## Top_1553B_APB
module Top_1553B_APB
(
  APB_CLK,
  APB_RESETn,
  APB_RDATA,
  APB_READY,
  APB_SLVERR,
  APB_STRB,
  APB_PROT, 
  APB_ADDR,
  APB_ENABLE,
  APB_WRITE,
  APB_WDATA,
  APB_SEL,
  rx0_1553,
  tx0_1553,
  tx0_en,
  rx1_1553,
  tx1_1553,
  tx1_en
);
clock: 2.86 ns
lec_check: 0
abc_area: 1
cap_margin: 20
cell_pad_in_sites_detail_placement: 0
core_margin: 2
core_utilization: 48
gpl_routability_driven: 0
gpl_timing_driven: 1
max_routing_layer: met5
min_routing_layer: met2
place_density_lb_addon: 0.03
setup_slack_margin: -0.0
slew_margin: 20
run.sh (not shown) runs the stock make flow with config.mk's settings and CLKGATE_MAP_FILE=.
The starting point finished but failed the layout checks on setup timing.
Change:
- ABC_AREA: 1 -> default
- CELL_PAD_IN_SITES_DETAIL_PLACEMENT: 0 -> default
- CORE_UTILIZATION: 48 -> 64
- GPL_ROUTABILITY_DRIVEN: 0 -> default
- GPL_TIMING_DRIVEN: 1 -> default
- MAX_ROUTING_LAYER: met5 -> default
- MIN_ROUTING_LAYER: met2 -> default
- PLACE_DENSITY_LB_ADDON: 0.03 -> default
- SETUP_SLACK_MARGIN: -0.0 -> default
- clock period: 2.86 -> 4.83 ns (I/O delays scaled with it)
With this change the flow finished with timing, DRC and antenna clean.
Wire length falls by about 24%.
Sequential cell count is unchanged.
Cell count falls by about 34%.
Clock-buffer cell count falls by 31.
Change:
- CORE_UTILIZATION: 64 -> 40
- clock period: 4.83 -> 4.19 ns (I/O delays scaled with it)
What happened:
- non-clock buffer count came out higher by 25
- global-route usage came out lower by 10 points
- routed wire length came out higher slightly
- power came out higher by about a fifth
- fmax came out higher by a little under a tenth
- utilization came out lower by 26 points

---

Top_1553B_APB again, from the RTL that the note above started with.
Settings: LEC_CHECK=0, ABC_AREA=1, CAP_MARGIN=20, CORE_MARGIN=2, CORE_UTILIZATION=72, SETUP_SLACK_MARGIN=0.29, SLEW_MARGIN=20; clock period 2.33 ns.
The starting point produced a layout that fails on negative setup slack.
Edit:
- ABC_AREA: 1 -> 0
- CELL_PAD_IN_SITES_DETAIL_PLACEMENT: default -> 0
- CTS_CLUSTER_SIZE: default -> 20
- GPL_ROUTABILITY_DRIVEN: default -> 0
- GPL_TIMING_DRIVEN: default -> 1
- MAX_ROUTING_LAYER: default -> met5
- MIN_ROUTING_LAYER: default -> met1
- PLACE_DENSITY: default -> 0.38
- SETUP_SLACK_MARGIN: 0.29 -> -0.21
Outcome:
- The changed run reached the layout checks and failed them: negative setup slack
- non-clock buffer count is lower by 172
- combinational power is lower by 68%
- setup slack improves by 0.18 ns
- synthesized area is lower by 4.3%
- sequential power is lower by about 1%
Edit:
- ABC_AREA: 0 -> default
- CELL_PAD_IN_SITES_DETAIL_PLACEMENT: 0 -> default
- CTS_CLUSTER_SIZE: 20 -> default
- GPL_ROUTABILITY_DRIVEN: 0 -> default
- GPL_TIMING_DRIVEN: 1 -> default
- MAX_ROUTING_LAYER: met5 -> met4
- MIN_ROUTING_LAYER: met1 -> default
- PLACE_DENSITY: 0.38 -> default
- SETUP_SLACK_MARGIN: -0.21 -> default
- clock period: 2.33 -> 7.19 ns (I/O delays scaled with it)
What happened:
- With this change the flow produced a clean layout
- global-route usage is lower by 0.57 points
- clock-buffer cell count decreases by 13
- utilization drops by 3.3 points
- final cell count falls by a few percent
- total power shrinks by well over a third
- sequential power came out lower by well over a third
- sequential share of layout area went up by 2.6 points
Edit:
- CTS_CLUSTER_SIZE: default -> 17
- MAX_ROUTING_LAYER: met4 -> default
- clock period: 7.19 -> 2.34 ns (I/O delays scaled with it)
Now the flow ran to the end with violations: negative setup slack.
Via count grows by about 16%.
Synthesized cell count stays the same.
Wire length grows by about 35%.
Sequential share of layout area shrinks by 4.7 points.
Power grows to 3.2 times its value.
Edit:
- CORE_UTILIZATION: 72 -> 70
- clock period: 2.34 -> 2.49 ns (I/O delays scaled with it)
Outcome: The new run completed and failed the layout checks on negative setup slack; wire length shrinks by 24%; core utilization shrinks by 5.7 points; cell area shrinks by 3.4%; clock power shrinks by 10%; via count shrinks by 11%.

---

Top_1553B_APB again, from the RTL that the note above started with.
clock: 3.74 ns
lec_check: 0
abc_area: 1
cap_margin: 20
core_margin: 2
core_utilization: 20
cts_cluster_diameter: 71
cts_cluster_size: 12
gpl_routability_driven: 0
place_density: 0.48
slew_margin: 20
The starting point passed the timing, DRC and antenna checks.
Change:
- ABC_AREA: 1 -> default
- CORE_UTILIZATION: 20 -> 72
- CTS_CLUSTER_DIAMETER: 71 -> default
- CTS_CLUSTER_SIZE: 12 -> 17
- GPL_ROUTABILITY_DRIVEN: 0 -> default
- PLACE_DENSITY: 0.48 -> default
- SETUP_SLACK_MARGIN: default -> 0.69
- clock period: 3.74 -> 2.33 ns (I/O delays scaled with it)
The new run aborted during global routing.
Die area fell by well over a third.
Synthesized area fell by a few percent.
Synthesized cell count came out lower by well over a third.

---

== juniper ==
Starting RTL as in the previous note.
==> flow/config.mk <==
export PLATFORM = sky130hd
export DESIGN_NAME = Top_1553B_APB
export DESIGN_NICKNAME = Top_1553B_APB
export VERILOG_FILES = /design/flow/design.v
export SDC_FILE = /design/flow/constraint.sdc
export NUM_CORES = 4
export LEC_CHECK = 0
export ABC_AREA = 1
export CAP_MARGIN = 0
export CELL_PAD_IN_SITES_DETAIL_PLACEMENT = 0
export CORE_MARGIN = 2
export CORE_UTILIZATION = 72
export CTS_CLUSTER_DIAMETER = 346
export CTS_CLUSTER_SIZE = 15
export GPL_ROUTABILITY_DRIVEN = 0
export GPL_TIMING_DRIVEN = 1
export MAX_ROUTING_LAYER = met5
export MIN_ROUTING_LAYER = met1
export PLACE_DENSITY = 0.65
export SETUP_SLACK_MARGIN = -0.15
export SLEW_MARGIN = 20
==> flow/constraint.sdc <==
create_clock -name core_clock -period 2.33 [get_ports {APB_CLK}]
set_input_delay 0.4660 -clock core_clock [delete_from_list [all_inputs] [get_ports {APB_CLK}]]
set_output_delay 0.4660 -clock core_clock [all_outputs]
set_load 0.01 [all_outputs]
juniper finished all stages; layout check result: FAIL, due to setup timing.
Inputs modified between juniper and zinc:
# juniper
export LEC_CHECK = 0
export ABC_AREA = 1
export CAP_MARGIN = 0
export CELL_PAD_IN_SITES_DETAIL_PLACEMENT = 0
export CORE_MARGIN = 2
export CORE_UTILIZATION = 72
export CTS_CLUSTER_DIAMETER = 346
export CTS_CLUSTER_SIZE = 15
export GPL_ROUTABILITY_DRIVEN = 0
export GPL_TIMING_DRIVEN = 1
export MAX_ROUTING_LAYER = met5
export MIN_ROUTING_LAYER = met1
export PLACE_DENSITY = 0.65
export SETUP_SLACK_MARGIN = -0.15
export SLEW_MARGIN = 20
create_clock -name core_clock -period 2.33 [get_ports {APB_CLK}]
# zinc
export LEC_CHECK = 0
export ABC_AREA = 0
export CAP_MARGIN = 20
export CELL_PAD_IN_SITES_DETAIL_PLACEMENT = 0
export CORE_MARGIN = 2
export CORE_UTILIZATION = 72
export CTS_CLUSTER_SIZE = 37
export GPL_ROUTABILITY_DRIVEN = 0
export GPL_TIMING_DRIVEN = 1
export MAX_ROUTING_LAYER = met5
export MIN_ROUTING_LAYER = met1
export PLACE_DENSITY = 0.65
export SETUP_SLACK_MARGIN = -0.02
export SLEW_MARGIN = 20
create_clock -name core_clock -period 1.72 [get_ports {APB_CLK}]
### Flow results
Compared with juniper, zinc shows a lower die width. Effective utilization at floorplan in zinc is 0.39 points above juniper. Looking at core outline area, zinc sits below juniper. In juniper the implementation ran to completion but is not tape-out ready, as the final checks report setup timing. What ended zinc was a tool error in global routing (5_1_grt); the run never finished. Diff juniper -> zinc: combined area of all synthesized cells decreased by about 4.3% relative to the old numbers, number of distinct standard cells referenced by the synthesized netlist rose 5.6%, number of levels the H-tree was split into level. zinc against juniper: synthesized cell count dropped 38%, post-synthesis share of cell area spent on and-or and or-and gates dropped 9.6 points, number of buffers inserted by post-CTS setup repair climbed 77, number of instances resized during post-cts repair climbed 230%, floorplan row count dropped about 2.7%.
### zinc -> pepper
# zinc
export LEC_CHECK = 0
export ABC_AREA = 0
export CAP_MARGIN = 20
export CELL_PAD_IN_SITES_DETAIL_PLACEMENT = 0
export CORE_MARGIN = 2
export CORE_UTILIZATION = 72
export CTS_CLUSTER_SIZE = 37
export GPL_ROUTABILITY_DRIVEN = 0
export GPL_TIMING_DRIVEN = 1
export MAX_ROUTING_LAYER = met5
export MIN_ROUTING_LAYER = met1
export PLACE_DENSITY = 0.65
export SETUP_SLACK_MARGIN = -0.02
export SLEW_MARGIN = 20
create_clock -name core_clock -period 1.72 [get_ports {APB_CLK}]
# pepper
export LEC_CHECK = 0
export ABC_AREA = 0
export CAP_MARGIN = 20
export CELL_PAD_IN_SITES_DETAIL_PLACEMENT = 0
export CORE_MARGIN = 2
export CORE_UTILIZATION = 72
export CTS_CLUSTER_SIZE = 20
export GPL_ROUTABILITY_DRIVEN = 0
export GPL_TIMING_DRIVEN = 1
export MAX_ROUTING_LAYER = met5
export MIN_ROUTING_LAYER = met1
export PLACE_DENSITY_LB_ADDON = 0.03
export SETUP_SLACK_MARGIN = -0.0
export SLEW_MARGIN = 20
create_clock -name core_clock -period 2.33 [get_ports {APB_CLK}]
==> comparison <==
- pepper had finished all stages when the layout checks came back failing, citing setup timing.
- [compare] base=zinc new=pepper: total cell area at the placement stage fell about 3%, proportion of synthesized area in mux cells has remained practically unchanged, area of the placeable core has remained practically unchanged, worst slack at placement went up.
- Re proportion of register bits with asynchronous set or reset after synthesis: no difference whatsoever between zinc and pepper.
- In terms of register share after synthesis, zinc and pepper differ only marginally.
- Total setup buffers inserted after CTS (pepper over zinc): decrease, 33
- Comparing zinc against pepper, there is no change at all in die size.
- Diff zinc -> pepper: placed instance count now smaller, area after synthesis comparable.
The inputs of onyx differ from those of pepper as listed below.
# pepper
export LEC_CHECK = 0
export ABC_AREA = 0
export CAP_MARGIN = 20
export CELL_PAD_IN_SITES_DETAIL_PLACEMENT = 0
export CORE_MARGIN = 2
export CORE_UTILIZATION = 72
export CTS_CLUSTER_SIZE = 20
export GPL_ROUTABILITY_DRIVEN = 0
export GPL_TIMING_DRIVEN = 1
export MAX_ROUTING_LAYER = met5
export MIN_ROUTING_LAYER = met1
export PLACE_DENSITY_LB_ADDON = 0.03
export SETUP_SLACK_MARGIN = -0.0
export SLEW_MARGIN = 20
create_clock -name core_clock -period 2.33 [get_ports {APB_CLK}]
# onyx
export LEC_CHECK = 0
export ABC_AREA = 0
export CAP_MARGIN = 20
export CELL_PAD_IN_SITES_DETAIL_PLACEMENT = 0
export CORE_MARGIN = 2
export CORE_UTILIZATION = 72
export CTS_CLUSTER_SIZE = 20
export GPL_ROUTABILITY_DRIVEN = 0
export GPL_TIMING_DRIVEN = 1
export HOLD_SLACK_MARGIN = 0.29
export MAX_ROUTING_LAYER = met5
export MIN_ROUTING_LAYER = met1
export PLACE_DENSITY_LB_ADDON = 0.03
export SETUP_SLACK_MARGIN = 0.66
export SLEW_MARGIN = 20
create_clock -name core_clock -period 2.33 [get_ports {APB_CLK}]
### Flow results
- | number of enable flip-flop cells | pepper vs onyx | ≈ equal |
- From onyx to pepper, count of input and output buffers did not move at all.
- Standard cell area after detailed placement was lower in pepper than in onyx.
- onyx: DPL-0033 in clock tree synthesis (4_1_cts) -> run aborted
- Relative to pepper, the placed cell count measured on onyx has decreased slightly.
## Diff of input files: sierra against onyx
# onyx
export LEC_CHECK = 0
export ABC_AREA = 0
export CAP_MARGIN = 20
export CELL_PAD_IN_SITES_DETAIL_PLACEMENT = 0
export CORE_MARGIN = 2
export CORE_UTILIZATION = 72
export CTS_CLUSTER_SIZE = 20
export GPL_ROUTABILITY_DRIVEN = 0
export GPL_TIMING_DRIVEN = 1
export HOLD_SLACK_MARGIN = 0.29
export MAX_ROUTING_LAYER = met5
export MIN_ROUTING_LAYER = met1
export PLACE_DENSITY_LB_ADDON = 0.03
export SETUP_SLACK_MARGIN = 0.66
export SLEW_MARGIN = 20
create_clock -name core_clock -period 2.33 [get_ports {APB_CLK}]
# sierra
export LEC_CHECK = 0
export ABC_AREA = 0
export CAP_MARGIN = 20
export CELL_PAD_IN_SITES_DETAIL_PLACEMENT = 0
export CORE_MARGIN = 2
export CORE_UTILIZATION = 72
export CTS_CLUSTER_SIZE = 46
export GPL_ROUTABILITY_DRIVEN = 0
export GPL_TIMING_DRIVEN = 1
export MAX_ROUTING_LAYER = met5
export MIN_ROUTING_LAYER = met1
export PLACE_DENSITY_LB_ADDON = 0.03
export SETUP_SLACK_MARGIN = 0.7
export SLEW_MARGIN = 20
create_clock -name core_clock -period 2.38 [get_ports {APB_CLK}]
Status sierra: flow complete, layout not clean - setup timing. | register bit total from synthesis | sierra vs onyx | ≈ equal |. Count of placed standard cells including taps of onyx is on par with sierra. Diff sierra..onyx | share of flip-flops with an asynchronous set or reset | negligible. Placement-stage cell area: sierra vs onyx — no meaningful difference. onyx -> sierra: fraction of the mapped netlist area in simple logic gates delta 0, exact match.
No activity file was given, so power comes from the tool's default toggle rates.
